Design cpu, start of the top module:
module cpu(clk,reset,s,load,in,out,N,V,Z,w);
  input clk, reset, s, load;
  input [15:0] in;
  output [15:0] out;
  output N, V, Z, w;
  wire [15:0] inst_reg_out;
  Load_enabled_register #(16) instruction_register(clk, load, in, inst_reg_out);
  wire [2:0] nsel, opcode, readnum, writenum;
  wire [1:0] op, ALUop, shift;
  wire [15:0] sximm5, sximm8;
  Inst_dec instruction_decoder(inst_reg_out, nsel, opcode, op, ALUop, sximm5, sximm8, shift, readnum, writenum);
  wire [1:0] vsel;
  wire loada, loadb, asel, bsel, loadc, loads, write; 
  Controller datapath_controller(clk, s, reset, opcode, op, w, loada, loadb, loadc, loads, asel, bsel, vsel, nsel, write);
  datapath DP(.clk(clk),  
                .readnum(readnum), .vsel(vsel), .loada(loada), .loadb(loadb),   
                .shift(shift), .asel(asel), .bsel(bsel), .ALUop(ALUop), .loadc(loadc), .loads(loads), .sximm5(sximm5),  
                .writenum(writenum), .write(write), .sximm8(sximm8), .mdata(16'b0), .PC(8'b0),  
                .status({V, N, Z}), .datapath_out(out)  
              );
endmodule
Settings: LEC_CHECK=0, ABC_AREA=0, CAP_MARGIN=0, CELL_PAD_IN_SITES_DETAIL_PLACEMENT=1, CELL_PAD_IN_SITES_GLOBAL_PLACEMENT=1, CORE_MARGIN=8, CORE_UTILIZATION=49, CTS_CLUSTER_SIZE=35, GPL_ROUTABILITY_DRIVEN=0, GPL_TIMING_DRIVEN=0, MIN_ROUTING_LAYER=met1, PLACE_DENSITY_LB_ADDON=0.21, SETUP_SLACK_MARGIN=-0.13, SLEW_MARGIN=5; clock period 6.59 ns.
run.sh (not shown) runs the stock make flow with config.mk's settings and CLKGATE_MAP_FILE=.
The first run produced a clean layout.
Edit:
==> flow/config.mk (replaced) <==
export PLATFORM = sky130hd
export DESIGN_NAME = cpu
export DESIGN_NICKNAME = cpu
export VERILOG_FILES = /design/flow/design.v
export SDC_FILE = /design/flow/constraint.sdc
export NUM_CORES = 4
export LEC_CHECK = 0
export ABC_AREA = 0
export CAP_MARGIN = 40
export CORE_ASPECT_RATIO = 0.5
export CORE_MARGIN = 2
export CORE_UTILIZATION = 49
export CTS_CLUSTER_DIAMETER = 348
export CTS_CLUSTER_SIZE = 99
export GPL_TIMING_DRIVEN = 0
export MIN_ROUTING_LAYER = met1
export PLACE_DENSITY = 0.38
export SLEW_MARGIN = 20
export TNS_END_PERCENT = 10
==> flow/constraint.sdc (replaced) <==
create_clock -name core_clock -period 9.03 [get_ports {clk}]
set_input_delay 1.8060 -clock core_clock [delete_from_list [all_inputs] [get_ports {clk}]]
set_output_delay 1.8060 -clock core_clock [all_outputs]
set_load 0.01 [all_outputs]
The changed run finished clean.
Design area climbs by 1.1%.
First-iteration DRC count climbs by 55%.
Setup slack improves by 2500 ps.
Area after synthesis does not change.
Clock power falls by 24%.
Worst hold slack is better by 35 ps.
Edit:
==> flow/config.mk (replaced) <==
export PLATFORM = sky130hd
export DESIGN_NAME = cpu
export DESIGN_NICKNAME = cpu
export VERILOG_FILES = /design/flow/design.v
export SDC_FILE = /design/flow/constraint.sdc
export NUM_CORES = 4
export LEC_CHECK = 0
export ABC_AREA = 1
export CAP_MARGIN = 20
export CORE_MARGIN = 2
export CORE_UTILIZATION = 63
export CTS_CLUSTER_SIZE = 93
export SLEW_MARGIN = 20
==> flow/constraint.sdc (replaced) <==
create_clock -name core_clock -period 4.09 [get_ports {clk}]
set_input_delay 0.8180 -clock core_clock [delete_from_list [all_inputs] [get_ports {clk}]]
set_output_delay 0.8180 -clock core_clock [all_outputs]
set_load 0.01 [all_outputs]
Effect: Cell count goes up by about a fifth. Non-clock buffer count went down by 22. Wire length came out lower by roughly a tenth. Clock skew hardly moves. Design area increases slightly. Fmax goes up by well over a third. Via count rose by a little under a tenth. Area after synthesis came out higher slightly. Sequential share of layout area came out lower by 0.27 points. Clock-buffer cell count is unchanged. Utilization came out higher by 15 points.
Edit:
--- a/flow/config.mk
+++ b/flow/config.mk
@@ -9,5 +9,4 @@
 export CAP_MARGIN = 20
 export CORE_MARGIN = 2
-export CORE_UTILIZATION = 63
-export CTS_CLUSTER_SIZE = 93
+export CORE_UTILIZATION = 72
 export SLEW_MARGIN = 20
==> flow/constraint.sdc (replaced) <==
create_clock -name core_clock -period 7.32 [get_ports {clk}]
set_input_delay 1.4640 -clock core_clock [delete_from_list [all_inputs] [get_ports {clk}]]
set_output_delay 1.4640 -clock core_clock [all_outputs]
set_load 0.01 [all_outputs]
After rerunning: Fmax goes down by about 20%; die size shrinks by about 12%; setup slack gains 2300 ps; clock-buffer cell count increases by 2; final cell count fell by 4.5%; via count grows by about 4%; synthesized cell count does not change; power shrinks by 44%.


== job 101 ==
Starting RTL as in the previous note.
clock: 3.18 ns
lec_check: 0
abc_area: 1
cap_margin: 20
core_margin: 2
core_utilization: 70
cts_cluster_diameter: 102
cts_cluster_size: 14
place_density_lb_addon: 0.14
setup_slack_margin: 0.93
slew_margin: 25
4_1_cts: job 101 exited with error
What job 102 does differently from job 101 at the input level:
Settings: PLACE_DENSITY_LB_ADDON no longer set, was 0.14; CTS_CLUSTER_DIAMETER now 400, was 102; SLEW_MARGIN now 20, was 25; CORE_UTILIZATION now 72, was 70; SETUP_SLACK_MARGIN no longer set, was 0.93; CTS_CLUSTER_SIZE now 98, was 14; the clock period (ns, I/O delays scaled along) now 3.34, was 3.18.
--- outcome ---
- Job 102 against job 101: standard cell core area saw a decrease, die size decreased 2.7%, post-synthesis instance area did not really move.
- Layout checks on job 102: not met. Flow itself completed; violations: negative setup slack.
- In job 102 relative to job 101, number of cells in the design after placement had gone down by a few percent.
- Job 102 against job 101: worst setup slack before clock tree synthesis went up, height of the die down about 1.4%, synthesized cell count flat, placer congestion estimate moved up.
- Looking at job 101 and job 102, the total number of placement rows is a wash.
- When job 102 is set beside job 101, its post-DP HPWL turns out to be about 15% smaller.
### job 102 -> job 103
Settings: SETUP_SLACK_MARGIN newly set to 0.94; CORE_UTILIZATION changed from 72 to 68; CTS_CLUSTER_DIAMETER removed (was 400); CTS_CLUSTER_SIZE changed from 98 to 99; the clock period (ns, I/O delays scaled along) changed from 3.34 to 3.24.
[summary]
As the logs show, job 103 stopped at 5_1_grt after a tool error, so it never reached the end of the flow. Job 103 against job 102; die extent in x is up by a few percent. Job 103 ended with less final weighted congestion of routability-driven global placement than job 102. In the reports for job 103 and job 102, the larger area of placed instances belongs to job 103. Synthesized instance count came out exactly the same in job 103 and job 102. Floorplan core density, job 103 and job 102, higher one = job 102. Re number of rows in the core area: job 103 is about 2.3% up on job 102. Against job 102, job 103 reports a number of instances resized during post-cts repair that is higher. Delta (job 103 minus job 102): cell total after placement has increased; die size picked up an extra 5.7%.
diff inputs: job 103 => job 104
Settings: changing CORE_UTILIZATION from 68 to 72; removing SETUP_SLACK_MARGIN (formerly 0.94); setting PLACE_DENSITY to 0.35 for the first time; changing CTS_CLUSTER_SIZE from 99 to 15; setting CTS_CLUSTER_DIAMETER to 397 for the first time.
==> comparison <==
- Finished, but not clean: job 104, with negative setup slack.
- No final results exist for job 103, since it was stopped by error GRT-0116 during 5_1_grt.
- What job 104 reported for die size has to be multiplied by 1.06 to get the figure for job 103.
- Looking at effective utilization at floorplan across job 103 and job 104, the one that comes out higher is job 104.
- Die boundary height went down by a few percent going from job 103 to job 104.
- Standard cell area after detailed placement for job 104: 130 um^2 down relative to job 103
- Delta (job 104 minus job 103): post-CTS repair timing setup buffer count now sits lower, register bit count reported by yosys ~0 delta, detailed placer's ending HPWL shows no meaningful change.
[inputs] job 105 vs job 104
Settings: CORE_UTILIZATION changed from 72 to 68; CTS_CLUSTER_DIAMETER removed (was 397); ABC_AREA removed (was 1); PLACE_DENSITY removed (was 0.35); CTS_CLUSTER_SIZE removed (was 15); the clock period (ns, I/O delays scaled along) changed from 3.24 to 4.79.
==> comparison <==
Comparing job 105 and job 104, the higher worst hold path depth was measured on job 104.
Across both runs, data required time at the worst endpoint was higher for job 105 than for job 104.
Re transition at the pin with the smallest max-transition slack: job 105 and job 104 aren't equal, and the higher value belongs to job 104.
Relative to job 104, the area figure in the yosys stat output of job 105 is lower by 98 um^2.
Number of tapcells on job 105 is up relative to job 104.
Comparing job 105 and job 104, the lower cell count is on job 105.
When the final numbers for job 105 and job 104 were put side by side, the wire length turned out to be smaller in job 105.
Cell area after layout on job 105 is ahead of job 104.
Setup TNS, job 105 and job 104: higher on job 105
Job 104: complete, dirty (negative setup slack)
Job 105 completed end to end with timing, DRC and antenna clean.
Across both runs, critical-path maximum fanout was higher for job 105 than for job 104.


Starting RTL as in the previous note.
==> flow/config.mk <==
export PLATFORM = sky130hd
export DESIGN_NAME = cpu
export DESIGN_NICKNAME = cpu
export VERILOG_FILES = /design/flow/design.v
export SDC_FILE = /design/flow/constraint.sdc
export NUM_CORES = 4
export LEC_CHECK = 0
export CAP_MARGIN = 20
export CORE_MARGIN = 2
export CORE_UTILIZATION = 68
export SETUP_SLACK_MARGIN = -0.33
export SLEW_MARGIN = 20
==> flow/constraint.sdc <==
create_clock -name core_clock -period 4.02 [get_ports {clk}]
set_input_delay 0.8040 -clock core_clock [delete_from_list [all_inputs] [get_ports {clk}]]
set_output_delay 0.8040 -clock core_clock [all_outputs]
set_load 0.01 [all_outputs]
The baseline finished but failed the layout checks on setup timing.
Next try:
CELL_PAD_IN_SITES_GLOBAL_PLACEMENT = 3   (was unset)
CORE_UTILIZATION = 33   (was 68)
SETUP_SLACK_MARGIN = unset   (was -0.33)
clock period = 10.0 ns   (was 4.02 ns; I/O delays follow)
Result: The changed run ran to the end with no violations; flip-flop count stays the same; design area goes down by a few percent; non-clock buffer count goes down by 63; combinational power goes down by well over a third; total power goes down by well over a third; critical path depth goes down by 9.


Setup of run 1:
The RTL this note starts from:
==> flow/design.v <==
module shifter(in, shift, out);
  input [15:0] in;
  input [1:0] shift;
  output reg [15:0] out;
  always @(*) begin
    case(shift)
      2'b00: out = in;   
      2'b01: out = in << 1;   
      2'b10: out = in >> 1;   
      2'b11: out = {in[15], in[15:1]};   
      default: out = {16{1'bx}};    
    endcase
  end
endmodule
module ALU(ain, bin, alu_op, out, status);
  input [15:0] ain, bin;
  input [1:0] alu_op;
  output [15:0] out;
  output [2:0] status;
  ALU_result result(ain, bin, alu_op, out);  
  ALU_status result_status(ain, bin, out, status);  
endmodule
module ALU_result(ain, bin, alu_op, out);
  input [15:0] ain, bin;
  input [1:0] alu_op;
  output reg [15:0] out;
  always @(*) begin
    case(alu_op)
      2'b00: out = ain + bin;   
      2'b01: out = ain - bin;   
      2'b10: out = ain & bin;   
      2'b11: out = ~bin;        
      default: out = {16{1'bx}};   
    endcase
  end
endmodule
module ALU_status(ain, bin, alu_result, status);
  input [15:0] ain, bin, alu_result;
  output [2:0] status;
  assign status = {ain[15] & bin[15] & ~alu_result[15],   
                   alu_result[15],         
                   alu_result == 16'b0};   
endmodule
module Load_enabled_register(clk, load, in, out);
  parameter width = 16;  
  input clk, load;
  input [width-1:0] in;
  output [width-1:0] out; 
  reg [width-1:0] out;  
  wire[width-1:0] next_out = load ? in : out;
  always @(posedge clk) begin
    out <= next_out;   
  end
endmodule
module Decoder(in, out);
  parameter in_width = 3;
  parameter out_width = 8;
  input [in_width-1:0] in;
  output [out_width-1:0] out;
  wire [out_width-1:0] out = 1 << in; 
endmodule
module MUX_2in_binary(in1, in0, select, out);
  parameter width = 16;   
  input [width-1:0] in1, in0;
  input select;
  output reg [width-1:0] out;
  always @(*) begin
    case(select)
      1'b0: out = in0;
      1'b1: out = in1;
      default: out = {width{1'bx}};   
    endcase
  end
endmodule
module MUX_4in_binary(in3, in2, in1, in0, select, out);
  parameter width = 16;   
  input [width-1:0] in3, in2, in1, in0;
  input [1:0] select;
  output reg [width-1:0] out;
  always @(*) begin
    case(select)
      2'b00: out = in0;
      2'b01: out = in1;
      2'b10: out = in2;
      2'b11: out = in3;
      default: out = {width{1'bx}};   
    endcase
  end
endmodule
module MUX_8in(in7, in6, in5, in4, in3, in2, in1, in0, select, out);
  parameter width = 16;  
  input [width-1:0] in7, in6, in5, in4, in3, in2, in1, in0;
  input [7:0] select;
  output reg [width-1:0] out;
  always @(*) begin
    case(select)
      8'b00000001: out = in0;
      8'b00000010: out = in1;
      8'b00000100: out = in2;
      8'b00001000: out = in3;
      8'b00010000: out = in4;
      8'b00100000: out = in5;
      8'b01000000: out = in6;
      8'b10000000: out = in7;
      default: out = {width{1'bx}};  
    endcase
  end
endmodule
module Register_file(clk, data_in, write, writenum, readnum, data_out);
  input clk, write;   
  input [2:0] writenum, readnum;   
  input [15:0] data_in;  
  output [15:0] data_out;  
  wire [7:0] decoded_writenum;
  Decoder #(3, 8) decoder_write(writenum, decoded_writenum);
  wire [15:0] R0, R1, R2, R3, R4, R5, R6, R7; 
  Load_enabled_register #(16) R0_reg(clk, write & decoded_writenum[0], data_in, R0);
  Load_enabled_register #(16) R1_reg(clk, write & decoded_writenum[1], data_in, R1);
  Load_enabled_register #(16) R2_reg(clk, write & decoded_writenum[2], data_in, R2);
  Load_enabled_register #(16) R3_reg(clk, write & decoded_writenum[3], data_in, R3);
  Load_enabled_register #(16) R4_reg(clk, write & decoded_writenum[4], data_in, R4);
  Load_enabled_register #(16) R5_reg(clk, write & decoded_writenum[5], data_in, R5);
  Load_enabled_register #(16) R6_reg(clk, write & decoded_writenum[6], data_in, R6);
  Load_enabled_register #(16) R7_reg(clk, write & decoded_writenum[7], data_in, R7);
  wire [7:0] decoded_readnum;
  Decoder #(3, 8) decoder_read(readnum, decoded_readnum);
  MUX_8in #(16) output_multiplexer(R7, R6, R5, R4, R3, R2, R1, R0, decoded_readnum, data_out);
endmodule
module datapath(clk,  
                readnum, vsel, loada, loadb,   
                shift, asel, bsel, ALUop, loadc, loads, sximm5,  
                writenum, write, sximm8, mdata, PC,  
                status, datapath_out  
              );
   input clk, write, asel, bsel, loada, loadb, loadc, loads;
   input [2:0] readnum, writenum;
   input [1:0] ALUop, shift, vsel;
   input [15:0] mdata, sximm8, sximm5;
   input [7:0] PC;
   output [2:0] status;
   output [15:0] datapath_out;  
   wire [15:0] reg_data_in;   
   wire [15:0] reg_data_out;
   Register_file REGFILE(clk, reg_data_in, write, writenum, readnum, reg_data_out);
   wire [15:0] pipeline_reg_A_out, pipeline_reg_B_out;
   Load_enabled_register #(16) pipeline_reg_A(clk, loada, reg_data_out, pipeline_reg_A_out);
   Load_enabled_register #(16) pipeline_reg_B(clk, loadb, reg_data_out, pipeline_reg_B_out);
   wire [15:0] pipeline_reg_B_out_shifted;
   shifter shift_reg_B(pipeline_reg_B_out, shift, pipeline_reg_B_out_shifted);
   wire [15:0] source_operand_A_out, source_operand_B_out;
   MUX_2in_binary source_operand_A(16'b0, pipeline_reg_A_out, asel, source_operand_A_out);
   MUX_2in_binary source_operand_B(sximm5, pipeline_reg_B_out_shifted, bsel, source_operand_B_out);
   wire [15:0] alu_out;
   wire[2:0] alu_status;
   ALU alu_block(source_operand_A_out, source_operand_B_out, ALUop, alu_out, alu_status);
   Load_enabled_register #(3) status_register(clk, loads, alu_status, status);
   Load_enabled_register #(16) pipeline_reg_C(clk, loadc, alu_out, datapath_out);
   MUX_4in_binary writeback_mux(mdata, sximm8, {8'b0, PC}, datapath_out, vsel, reg_data_in);
endmodule
module vDFF(clk,D,Q);
  parameter n=1;
  input clk;
  input [n-1:0] D;
  output [n-1:0] Q;
  reg [n-1:0] Q;
  always @(posedge clk)
    Q <= D;
endmodule
module cpu(clk,reset,s,load,in,out,N,V,Z,w);
  input clk, reset, s, load;
  input [15:0] in;
  output [15:0] out;
  output N, V, Z, w;
  wire [15:0] inst_reg_out;
  Load_enabled_register #(16) instruction_register(clk, load, in, inst_reg_out);
  wire [2:0] nsel, opcode, readnum, writenum;
  wire [1:0] op, ALUop, shift;
  wire [15:0] sximm5, sximm8;
  Inst_dec instruction_decoder(inst_reg_out, nsel, opcode, op, ALUop, sximm5, sximm8, shift, readnum, writenum);
  wire [1:0] vsel;
  wire loada, loadb, asel, bsel, loadc, loads, write; 
  Controller datapath_controller(clk, s, reset, opcode, op, w, loada, loadb, loadc, loads, asel, bsel, vsel, nsel, write);
  datapath DP(.clk(clk),  
                .readnum(readnum), .vsel(vsel), .loada(loada), .loadb(loadb),   
                .shift(shift), .asel(asel), .bsel(bsel), .ALUop(ALUop), .loadc(loadc), .loads(loads), .sximm5(sximm5),  
                .writenum(writenum), .write(write), .sximm8(sximm8), .mdata(16'b0), .PC(8'b0),  
                .status({V, N, Z}), .datapath_out(out)  
              );
endmodule
module Inst_dec(inst_reg, nsel, opcode, op, ALUop, sximm5, sximm8, shift, readnum, writenum);
  input [15:0] inst_reg;
  input [2:0] nsel;
  output [2:0] opcode, readnum, writenum;
  output [1:0] op, ALUop, shift;
  output [15:0] sximm5, sximm8;
  assign opcode = inst_reg[15:13];
  assign op = inst_reg[12:11];
  assign ALUop = op;  
  assign sximm5 = { {11{inst_reg[4]}}, inst_reg[4:0] };   
  assign sximm8 = { {8{inst_reg[7]}}, inst_reg[7:0] };    
  assign shift = inst_reg[4:3];
  assign readnum = (nsel == 3'b001) ? inst_reg[10:8]   
                 : (nsel == 3'b010) ? inst_reg[7:5]    
                 : (nsel == 3'b100) ? inst_reg[2:0]    
                 : 3'bxxx;
  assign writenum = readnum;
endmodule
module Controller(clk, s, reset, opcode, op, w, loada, loadb, loadc, loads, asel, bsel, vsel, nsel, write);
  input clk, s, reset;
  input [2:0] opcode;
  input [1:0] op;
  output w, loada, loadb, loadc, loads, asel, bsel, write;
  output [2:0] nsel;
  output [1:0] vsel;
  wire [2:0] present_state, next_state;
  wire [2:0] next_state_reset = reset ? 3'b000 : next_state;
  reg [15:0] next;
  vDFF #(3) clk_state(clk, next_state_reset, present_state);
  always @(*) begin
    casex({s, opcode, op, present_state})
      {6'b0xxxxx, 3'b000}: next = {3'b000, 13'b1000000000000};   
      {6'b1xxxxx, 3'b000}: next = {3'b001, 13'b1000000000000};  
      {6'bx11010, 3'b001}: next = {3'b101, 13'b0};  
      {6'bx10101, 3'b001}, {6'bx101x0, 3'b001}: next = {3'b010, 13'b0};  
      {6'bx11000, 3'b001}, {6'bx10111, 3'b001}: next = {3'b011, 13'b0};  
      {6'bxxxxxx, 3'b010}: next = {3'b011, 13'b0100000000010};  
      {6'bxxxxxx, 3'b011}: next = {3'b100, 13'b0010000001000};  
      {6'bx11000, 3'b100}: next = {3'b101, 13'b0001010000000};  
      {6'bx10111, 3'b100}, {6'bx101x0, 3'b100}: next = {3'b101, 13'b0001000000000};  
      {6'bx10101, 3'b100}: next = {3'b000, 13'b0000100000000};  
      {6'bx11010, 3'b101}: next = {3'b000, 13'b0000000100011};  
      {6'bxxxxxx, 3'b101}: next = {3'b000, 13'b0000000000101};  
      default: next = {16{1'bx}};
   endcase
  end
  assign {next_state, w, loada, loadb, loadc, loads, asel, bsel, vsel, nsel, write} = next;
endmodule
Settings: LEC_CHECK=0, ABC_AREA=1, CAP_MARGIN=20, CORE_MARGIN=2, CORE_UTILIZATION=68, CTS_CLUSTER_SIZE=100, PLACE_DENSITY=0.35, SETUP_SLACK_MARGIN=0.92, SLEW_MARGIN=20; clock period 3.24 ns.
The flow ended early for run 1: it failed with a tool error in global routing (5_1_grt).
Inputs modified between run 1 and run 2:
# run 1
export LEC_CHECK = 0
export ABC_AREA = 1
export CAP_MARGIN = 20
export CORE_MARGIN = 2
export CORE_UTILIZATION = 68
export CTS_CLUSTER_SIZE = 100
export PLACE_DENSITY = 0.35
export SETUP_SLACK_MARGIN = 0.92
export SLEW_MARGIN = 20
create_clock -name core_clock -period 3.24 [get_ports {clk}]
# run 2
export LEC_CHECK = 0
export CAP_MARGIN = 20
export CORE_MARGIN = 2
export CORE_UTILIZATION = 40
export SLEW_MARGIN = 20
create_clock -name core_clock -period 5.73 [get_ports {clk}]
## What came out
Run 2: all stages complete, timing, DRC and antenna checks passed
Number of instances in the synthesized netlist for run 2: 243 down relative to run 1
[diff] detailed placer's ending HPWL, run 2 relative to run 1: improvement
Run 1 -> run 2: area reported by Yosys stat decreased slightly
Comparing run 1 and run 2, area of the die is higher on run 2.
On mux cell area share after synthesis, the higher figure sits with run 2, not run 1.
Run 2 — area of the core 68% higher, run 1 as reference
Relative to run 2, the following input files were edited for run 3:
# run 2
export LEC_CHECK = 0
export CAP_MARGIN = 20
export CORE_MARGIN = 2
export CORE_UTILIZATION = 40
export SLEW_MARGIN = 20
create_clock -name core_clock -period 5.73 [get_ports {clk}]
# run 3
export LEC_CHECK = 0
export ABC_AREA = 1
export CAP_MARGIN = 20
export CORE_MARGIN = 2
export CORE_UTILIZATION = 68
export CTS_CLUSTER_SIZE = 15
export SLEW_MARGIN = 20
create_clock -name core_clock -period 3.24 [get_ports {clk}]
- Run 3 finished all stages; however, its layout fails the closing checks, the failures being setup timing.
- Of run 3 and run 2, run 3 shows the higher post-layout instance area, with run 2 below it.
- Run 3 vs. run 2: count of different cell masters after synthesis now smaller, total of clock buffers placed in the layout comparable, smallest setup slack after layout now smaller, clock group total power now larger, via count normalized by instance count now larger.
For run 4, these inputs were changed with respect to run 3:
# run 3
export LEC_CHECK = 0
export ABC_AREA = 1
export CAP_MARGIN = 20
export CORE_MARGIN = 2
export CORE_UTILIZATION = 68
export CTS_CLUSTER_SIZE = 15
export SLEW_MARGIN = 20
create_clock -name core_clock -period 3.24 [get_ports {clk}]
# run 4
export LEC_CHECK = 0
export ABC_AREA = 1
export CAP_MARGIN = 20
export CORE_MARGIN = 2
export CORE_UTILIZATION = 72
export CTS_CLUSTER_SIZE = 14
export PLACE_DENSITY_LB_ADDON = 0.14
export SETUP_SLACK_MARGIN = -0.19
export SLEW_MARGIN = 20
create_clock -name core_clock -period 3.24 [get_ports {clk}]
--- outcome ---
The total power after layout reported for run 4 is greater than that of run 3 by 6.9%. In run 4, the relative contribution of combinational cells to total power came out 1.7 points above the value in run 3. Layout checks on run 4: not met. Flow itself completed; violations: setup timing. Changes observed in run 4 relative to run 3: met3 track utilization from global routing +4.7 points, die outline height went down.
No activity file was given, so power comes from the tool's default toggle rates.
